==> inputs of trial 60 <==
## RNG
module RNG(
    input               CLK,
    input               RST,
    input               RND_IN,
    output reg [7:0]    OUT,
    output reg          WE,
    input               FULL
);
clock: 2.02 ns
lec_check: 0
cap_margin: 15
core_aspect_ratio: 0.71
core_margin: 2
core_utilization: 72
cts_cluster_diameter: 90
place_density: 0.6
setup_slack_margin: -0.19
slew_margin: 20
run.sh (not shown) runs the stock make flow with config.mk's settings and CLKGATE_MAP_FILE=.
==> build 3 (differences from trial 60) <==
Settings changed: CAP_MARGIN 15 to 20, CORE_ASPECT_RATIO 0.71 to default, CORE_UTILIZATION 72 to 60, CTS_CLUSTER_DIAMETER 90 to default, SETUP_SLACK_MARGIN -0.19 to default.
==> flow/constraint.sdc (replaced) <==
create_clock -name core_clock -period 3.64 [get_ports {CLK}]
set_input_delay 0.7280 -clock core_clock [delete_from_list [all_inputs] [get_ports {CLK}]]
set_output_delay 0.7280 -clock core_clock [all_outputs]
set_load 0.01 [all_outputs]
==> build 61 (differences from trial 60) <==
Settings changed: ABC_AREA from default to 1, CAP_MARGIN 15 to 40, CORE_ASPECT_RATIO 0.71 to default, CTS_CLUSTER_DIAMETER 90 to 372, CTS_CLUSTER_SIZE from default to 10, SETUP_SLACK_MARGIN -0.19 to 0.42.
==> trial 23 (differences from trial 60) <==
Settings changed: CAP_MARGIN 15 to 10, CORE_ASPECT_RATIO 0.71 to default, CORE_UTILIZATION 72 to 40, CTS_CLUSTER_DIAMETER 90 to default, SETUP_SLACK_MARGIN -0.19 to default.
==> flow/constraint.sdc (replaced) <==
create_clock -name core_clock -period 2.16 [get_ports {CLK}]
set_input_delay 0.4320 -clock core_clock [delete_from_list [all_inputs] [get_ports {CLK}]]
set_output_delay 0.4320 -clock core_clock [all_outputs]
set_load 0.01 [all_outputs]
==> qor summary <==
item	trial 60	build 3	trial 23	build 61
Status	finished with violations	finished clean	finished with violations	finished with violations
Layout check failures	setup timing	-	setup timing	setup timing
Switching component of the power	0.0133 W	0.00734 W	0.0130 W	0.0140 W
Worst setup startpoint	i_cnt[8]	i_cnt[12]	i_cnt[0]	i_cnt[1]
Total via count in the routed design	46,600	42,800	43,900	46,800
Worst slack at placement	-638 ps	374 ps	-491 ps	-587 ps
Placed cell areas	0.0724 mm2	0.0691 mm2	0.0739 mm2	0.0731 mm2
Post-route clock period utilization	1.23	0.899	1.18	1.10
Crit-path max FO	8	23	9	8
Cell resize tally after clock tree synthesis	90	0	58	158
Post-Route Utilization	0.844	0.669	0.484	0.855
Placed wire-length estimate after detailed placement	104,000 um	90,900 um	102,000 um	99,500 um
Die X	366 um	338 um	413 um	310 um
Multi-input gate share of the layout cell area	0.234	0.232	0.228	0.235


==> v30 <==
RNG again, from the RTL that the note above started with.
==> flow/design.v (excerpt) <==
module RNG(
    input               CLK,
    input               RST,
    input               RND_IN,
    output reg [7:0]    OUT,
    output reg          WE,
    input               FULL
);
clock: 4.84 ns
lec_check: 0
abc_area: 1
cap_margin: 10
cell_pad_in_sites_detail_placement: 2
core_margin: 5
core_utilization: 40
gpl_routability_driven: 0
place_density_lb_addon: 0.29
slew_margin: 20
tns_end_percent: 50
==> v22: changes against v30 <==
CAP_MARGIN = 20   (was 10)
CELL_PAD_IN_SITES_DETAIL_PLACEMENT = default   (was 2)
CORE_ASPECT_RATIO = 1.44   (was default)
CORE_MARGIN = 2   (was 5)
CORE_UTILIZATION = 72   (was 40)
CTS_CLUSTER_DIAMETER = 372   (was default)
CTS_CLUSTER_SIZE = 10   (was default)
GPL_ROUTABILITY_DRIVEN = default   (was 0)
PLACE_DENSITY = 0.6   (was default)
PLACE_DENSITY_LB_ADDON = default   (was 0.29)
SETUP_SLACK_MARGIN = 0.42   (was default)
TNS_END_PERCENT = default   (was 50)
==> flow/constraint.sdc (replaced) <==
create_clock -name core_clock -period 2.02 [get_ports {CLK}]
set_input_delay 0.4040 -clock core_clock [delete_from_list [all_inputs] [get_ports {CLK}]]
set_output_delay 0.4040 -clock core_clock [all_outputs]
set_load 0.01 [all_outputs]
==> impl_metrics.ini <==
; physical design summary
[floorplanning]
die_y_um = 371

[final_layout]
signal_buffers = 556
clkbuf_count = 214
clkCellAreaFrac = 0.0608

[status]
status = failed layout checks
so_faults = negative setup slack

[worst_setup_path]
crit_path_start = i_cnt[14]$_SDFFE_PN0P_
critPathBufInv = 6

[timing]
setup_slack_ns = -0.247
setup_violations = 1532

[flow_run]
tool_warnings = 46

[power]
swShare = 0.212

[routing]
wl_um = 173000
(the above is from v22)
==> impl_metrics.ini <==
; physical design summary
[final_layout]
signal_buffers = 76
clkCellAreaFrac = 0.0744
clkbuf_count = 216

[routing]
dr_wl_met3_um = 23600
wl_um = 299000

[global_routing]
grt_util_met1 = 0.349

[yosys]
yosys-top-cells-count = nand2_1, edfxtp_1, nor2_1

[flow_run]
tool_warnings = 74

[power]
swShare = 0.250

[timing]
setup_violations = 0
setup_slack_ns = 0.166

[worst_setup_path]
critPathBufInv = 2
crit_path_start = i_cnt[11]$_SDFFE_PN0P_

[status]
status = timing/DRC/antenna clean
(the above is from v30)


==> v13 <==
Starting RTL as in the previous note.
// RNG
module RNG(
    input               CLK,
    input               RST,
    input               RND_IN,
    output reg [7:0]    OUT,
    output reg          WE,
    input               FULL
);
export LEC_CHECK = 0
export CAP_MARGIN = 20
export CORE_MARGIN = 2
export CORE_UTILIZATION = 72
export CTS_CLUSTER_DIAMETER = 396
export PLACE_DENSITY = 0.36
export SETUP_SLACK_MARGIN = -0.19
export SLEW_MARGIN = 20
create_clock -name core_clock -period 2.07 [get_ports {CLK}]
==> inputs of v37, as changes to v13 <==
--- a/flow/config.mk
+++ b/flow/config.mk
@@ -9,6 +9,6 @@
 export CORE_MARGIN = 2
 export CORE_UTILIZATION = 72
-export CTS_CLUSTER_DIAMETER = 396
+export CTS_CLUSTER_DIAMETER = 93
 export PLACE_DENSITY = 0.36
-export SETUP_SLACK_MARGIN = -0.19
+export SETUP_SLACK_MARGIN = 0.61
 export SLEW_MARGIN = 20
==> flow/constraint.sdc (replaced) <==
create_clock -name core_clock -period 2.47 [get_ports {CLK}]
set_input_delay 0.4940 -clock core_clock [delete_from_list [all_inputs] [get_ports {CLK}]]
set_output_delay 0.4940 -clock core_clock [all_outputs]
set_load 0.01 [all_outputs]
==> inputs of v9, as changes to v13 <==
--- a/flow/config.mk
+++ b/flow/config.mk
@@ -9,6 +9,4 @@
 export CORE_MARGIN = 2
 export CORE_UTILIZATION = 72
-export CTS_CLUSTER_DIAMETER = 396
-export PLACE_DENSITY = 0.36
-export SETUP_SLACK_MARGIN = -0.19
+export CTS_CLUSTER_SIZE = 42
 export SLEW_MARGIN = 20
==> flow/constraint.sdc (replaced) <==
create_clock -name core_clock -period 3.8 [get_ports {CLK}]
set_input_delay 0.7600 -clock core_clock [delete_from_list [all_inputs] [get_ports {CLK}]]
set_output_delay 0.7600 -clock core_clock [all_outputs]
set_load 0.01 [all_outputs]
==> impl_metrics.env <==
# source this file to load flow results
export IMPL_finalWorstSetupSlack_ns=-0.439
export IMPL_final_setup_viol_count=2393
export IMPL_failed_checks="negative setup slack"
export IMPL_wl_per_cell_um=22.4
export IMPL_rsz0062_at_grt="true"
export IMPL_post_route_period_util=1.21
export IMPL_warning_count=54
export IMPL_status="finished with violations"
export IMPL_finalInstanceArea_um2=79000
That was v13.
==> impl_metrics.env <==
# source this file to load flow results
export IMPL_failed_checks="negative setup slack"
export IMPL_final_setup_viol_count=788
export IMPL_rsz0062_at_grt="true"
export IMPL_finalWorstSetupSlack_ns=-0.131
export IMPL_warning_count=54
export IMPL_status="finished with violations"
That was v37.
==> impl_metrics.env <==
# source this file to load flow results
export IMPL_rsz0062_at_grt="false"
export IMPL_ys_warn_count=1
export IMPL_period_needed_ns=3.12
export IMPL_slowest_stage="or3b_2"
export IMPL_status="timing/DRC/antenna clean"
export IMPL_cp_arrival_ns=3.54
export IMPL_wl_per_cell_um=21.9
export IMPL_finalInstanceArea_um2=74000
export IMPL_clock_skew_ns=0.0274
export IMPL_final_setup_viol_count=0
export IMPL_warning_count=68
export IMPL_post_route_period_util=0.820
That was v9.


==> ember <==
Starting RTL as in the previous note.
make LEC_CHECK=0 CAP_MARGIN=20 CELL_PAD_IN_SITES_DETAIL_PLACEMENT=0 CORE_ASPECT_RATIO=0.73 CORE_MARGIN=2 CORE_UTILIZATION=72 CTS_CLUSTER_DIAMETER=370 CTS_CLUSTER_SIZE=15 GPL_TIMING_DRIVEN=1 MAX_ROUTING_LAYER=met5 PLACE_DENSITY_LB_ADDON=0.05 SETUP_SLACK_MARGIN=0.72 SLEW_MARGIN=40 finish   # period 2.42 ns
==> inputs of garnet, as changes to ember <==
Settings changed: CELL_PAD_IN_SITES_DETAIL_PLACEMENT 0 to default, CORE_ASPECT_RATIO 0.73 to default, CORE_UTILIZATION 72 to 67, CTS_CLUSTER_DIAMETER 370 to 32, CTS_CLUSTER_SIZE 15 to default, GPL_TIMING_DRIVEN 1 to default, MAX_ROUTING_LAYER met5 to default, PLACE_DENSITY from default to 0.6, PLACE_DENSITY_LB_ADDON 0.05 to default, SETUP_SLACK_MARGIN 0.72 to default, SLEW_MARGIN 40 to 20.
==> flow/constraint.sdc (replaced) <==
create_clock -name core_clock -period 2.17 [get_ports {CLK}]
set_input_delay 0.4340 -clock core_clock [delete_from_list [all_inputs] [get_ports {CLK}]]
set_output_delay 0.4340 -clock core_clock [all_outputs]
set_load 0.01 [all_outputs]
==> results.txt <==
Status of the implementation.

- The met1 track utilization from global routing is between 40% and 50%, for reference.
- The cell area after layout is 84000 sq um, for reference.
- The slew at the pin closest to its max-slew limit is 0.956 ns, for reference.
- The smallest setup slack after layout is -0.327 ns, for reference.
- The number of setup violations in the final report is 1423, for reference.
- The layout checks failed on negative setup slack.
- The run finished, with violations left.
Source of the figures above: garnet

==> results.txt <==
Status of the implementation.

- The run finished, with violations left.
- The checks that failed were negative setup slack.
- The slew at the pin closest to its max-slew limit is 0.814 ns, for reference.
- Endpoints with negative setup slack in the final report add up to 840.
- Once layout is done, the placed cells without fillers occupy 76700 sq um.
- The smallest setup slack after layout is -0.146 ns, for reference.
Source of the figures above: ember



==> inputs of build 65 <==
Starting RTL as in the previous note.
Settings: LEC_CHECK=0, CAP_MARGIN=20, CELL_PAD_IN_SITES_DETAIL_PLACEMENT=1, CELL_PAD_IN_SITES_GLOBAL_PLACEMENT=1, CORE_ASPECT_RATIO=1.59, CORE_MARGIN=2, CORE_UTILIZATION=50, CTS_CLUSTER_SIZE=26, GPL_TIMING_DRIVEN=0, MAX_ROUTING_LAYER=met5, PLACE_DENSITY_LB_ADDON=0.07, SLEW_MARGIN=0, TNS_END_PERCENT=15; clock period 2.42 ns.
==> inputs of build 16, as changes to build 65 <==
CELL_PAD_IN_SITES_DETAIL_PLACEMENT = default   (was 1)
CELL_PAD_IN_SITES_GLOBAL_PLACEMENT = default   (was 1)
CORE_ASPECT_RATIO = default   (was 1.59)
CORE_UTILIZATION = 72   (was 50)
CTS_CLUSTER_SIZE = default   (was 26)
GPL_TIMING_DRIVEN = default   (was 0)
MAX_ROUTING_LAYER = default   (was met5)
PLACE_DENSITY = 0.36   (was default)
PLACE_DENSITY_LB_ADDON = default   (was 0.07)
SETUP_SLACK_MARGIN = 0.61   (was default)
SLEW_MARGIN = 20   (was 0)
TNS_END_PERCENT = default   (was 15)
==> flow/constraint.sdc (replaced) <==
create_clock -name core_clock -period 2.07 [get_ports {CLK}]
set_input_delay 0.4140 -clock core_clock [delete_from_list [all_inputs] [get_ports {CLK}]]
set_output_delay 0.4140 -clock core_clock [all_outputs]
set_load 0.01 [all_outputs]
==> comparison table <==
| metric | build 16 | build 65 |
|---|---|---|
| Layout clock area frac | 6.56% | 6.10% |
| Met3 GRT Util | 6.95% | 11.5% |
| Grt met1 use | 49.7% | 49.6% |
| Critical path endpoint | l6_0[19] | l4_0[59] |
| Sequential cell area | 48,200 um^2 | 48,200 um^2 |
| Wire per inst | 22.6 um | 36.6 um |
| Outcome | failed layout checks | failed layout checks |
| Violated checks | negative setup slack | negative setup slack |
| Source of the worst register-to-register timing path | i_cnt[11] | i_cnt[4] |
| Post-CTS setup buffer count | 7 | 60 |
| Post-route non-filler standard cell count | 7,641 | 8,166 |
| Wire length of the first global-routing pass | 262 mm | 406 mm |
| Core Box Area | 91,900 um^2 | 133,000 um^2 |
| Final design instance area without fill | 79,300 um^2 | 78,900 um^2 |


==> inputs of v3 <==
RNG again, from the RTL that the note above started with.
clock: 3.12 ns
lec_check: 0
cap_margin: 20
cell_pad_in_sites_global_placement: 1
core_margin: 7
core_utilization: 40
cts_cluster_diameter: 69
gpl_routability_driven: 1
hold_slack_margin: 0.26
slew_margin: 20
==> inputs of v32, as changes to v3 <==
- CELL_PAD_IN_SITES_GLOBAL_PLACEMENT: 1 -> default
- CORE_MARGIN: 7 -> 2
- CORE_UTILIZATION: 40 -> 65
- CTS_CLUSTER_DIAMETER: 69 -> 32
- GPL_ROUTABILITY_DRIVEN: 1 -> default
- HOLD_SLACK_MARGIN: 0.26 -> default
- PLACE_DENSITY: default -> 0.6
- SETUP_SLACK_MARGIN: default -> 0.37
- TNS_END_PERCENT: default -> 5
==> flow/constraint.sdc (replaced) <==
create_clock -name core_clock -period 2.17 [get_ports {CLK}]
set_input_delay 0.4340 -clock core_clock [delete_from_list [all_inputs] [get_ports {CLK}]]
set_output_delay 0.4340 -clock core_clock [all_outputs]
set_load 0.01 [all_outputs]
==> inputs of v5, as changes to v3 <==
- ABC_AREA: default -> 1
- CAP_MARGIN: 20 -> 10
- CELL_PAD_IN_SITES_DETAIL_PLACEMENT: default -> 2
- CELL_PAD_IN_SITES_GLOBAL_PLACEMENT: 1 -> default
- CORE_ASPECT_RATIO: default -> 1.13
- CORE_MARGIN: 7 -> 5
- CTS_CLUSTER_DIAMETER: 69 -> default
- GPL_ROUTABILITY_DRIVEN: 1 -> 0
- GPL_TIMING_DRIVEN: default -> 0
- HOLD_SLACK_MARGIN: 0.26 -> default
- PLACE_DENSITY_LB_ADDON: default -> 0.29
- TNS_END_PERCENT: default -> 50
==> flow/constraint.sdc (replaced) <==
create_clock -name core_clock -period 2.1 [get_ports {CLK}]
set_input_delay 0.4200 -clock core_clock [delete_from_list [all_inputs] [get_ports {CLK}]]
set_output_delay 0.4200 -clock core_clock [all_outputs]
set_load 0.01 [all_outputs]
==> results <==
- v3 finished clean. v32 produced a layout that fails on negative setup slack. v5 died in global routing (5_1_grt).
- Of v3 and v32, v32 has the higher non-clock buffer count (gap 213).
- Die size, lowest first: v32, v5, v3.
- Against v3, the worst setup slack of v32 is lower by 0.59 ns.
- Between v32 and v3, the lower power is in v3 (gap about 80%, measured against v3).
- Wire length: v32 is smaller than v3 (about 2.3%).
- Flip-flop count is the same in v3 and v32.
- Of v32 and v3, v32 has the higher sequential power (gap 44%, measured against v3).
==> figures <==
Outcome: v5 did not finish; v3 timing/DRC/antenna clean; v32 failed layout checks
Last stage reached: v5 global routing (5_1_grt); v3 -; v32 -
Reasons for failing layout checks: v5 -; v3 -; v32 negative setup slack
Final non-filler cell area: v5 -; v3 76400 sq um; v32 83400 sq um
Post-placement cell count: v5 8441; v3 8043; v32 7389
Kind of end point of the critical path: v5 -; v3 flop; v32 flop
Well-tap cell count: v5 -; v3 2204; v32 1368
Startpoint types: v5 -; v3 flop; v32 flop
Hold Crit Start: v5 -; v3 start[15]; v32 RST
Synth Area in XOR/XNOR: v5 0.0103; v3 0.0106; v32 0.0106
CTS H-tree depth: v5 4; v3 4; v32 5
Achievable frequency: v5 -; v3 0.342 GHz; v32 0.390 GHz
Sum of routed wire length over all layers: v5 -; v3 177 mm; v32 173 mm
Synthesis area per yosys: v5 67200 sq um; v3 67000 sq um; v32 67000 sq um
Non-clk bufs: v5 -; v3 285; v32 498
Number of flip-flops and latches: v5 -; v3 1621; v32 1621
Total Negative Setup Slacks: v5 -; v3 0 ns; v32 -326.70 ns
Power is estimated from default activity; no workload was simulated.
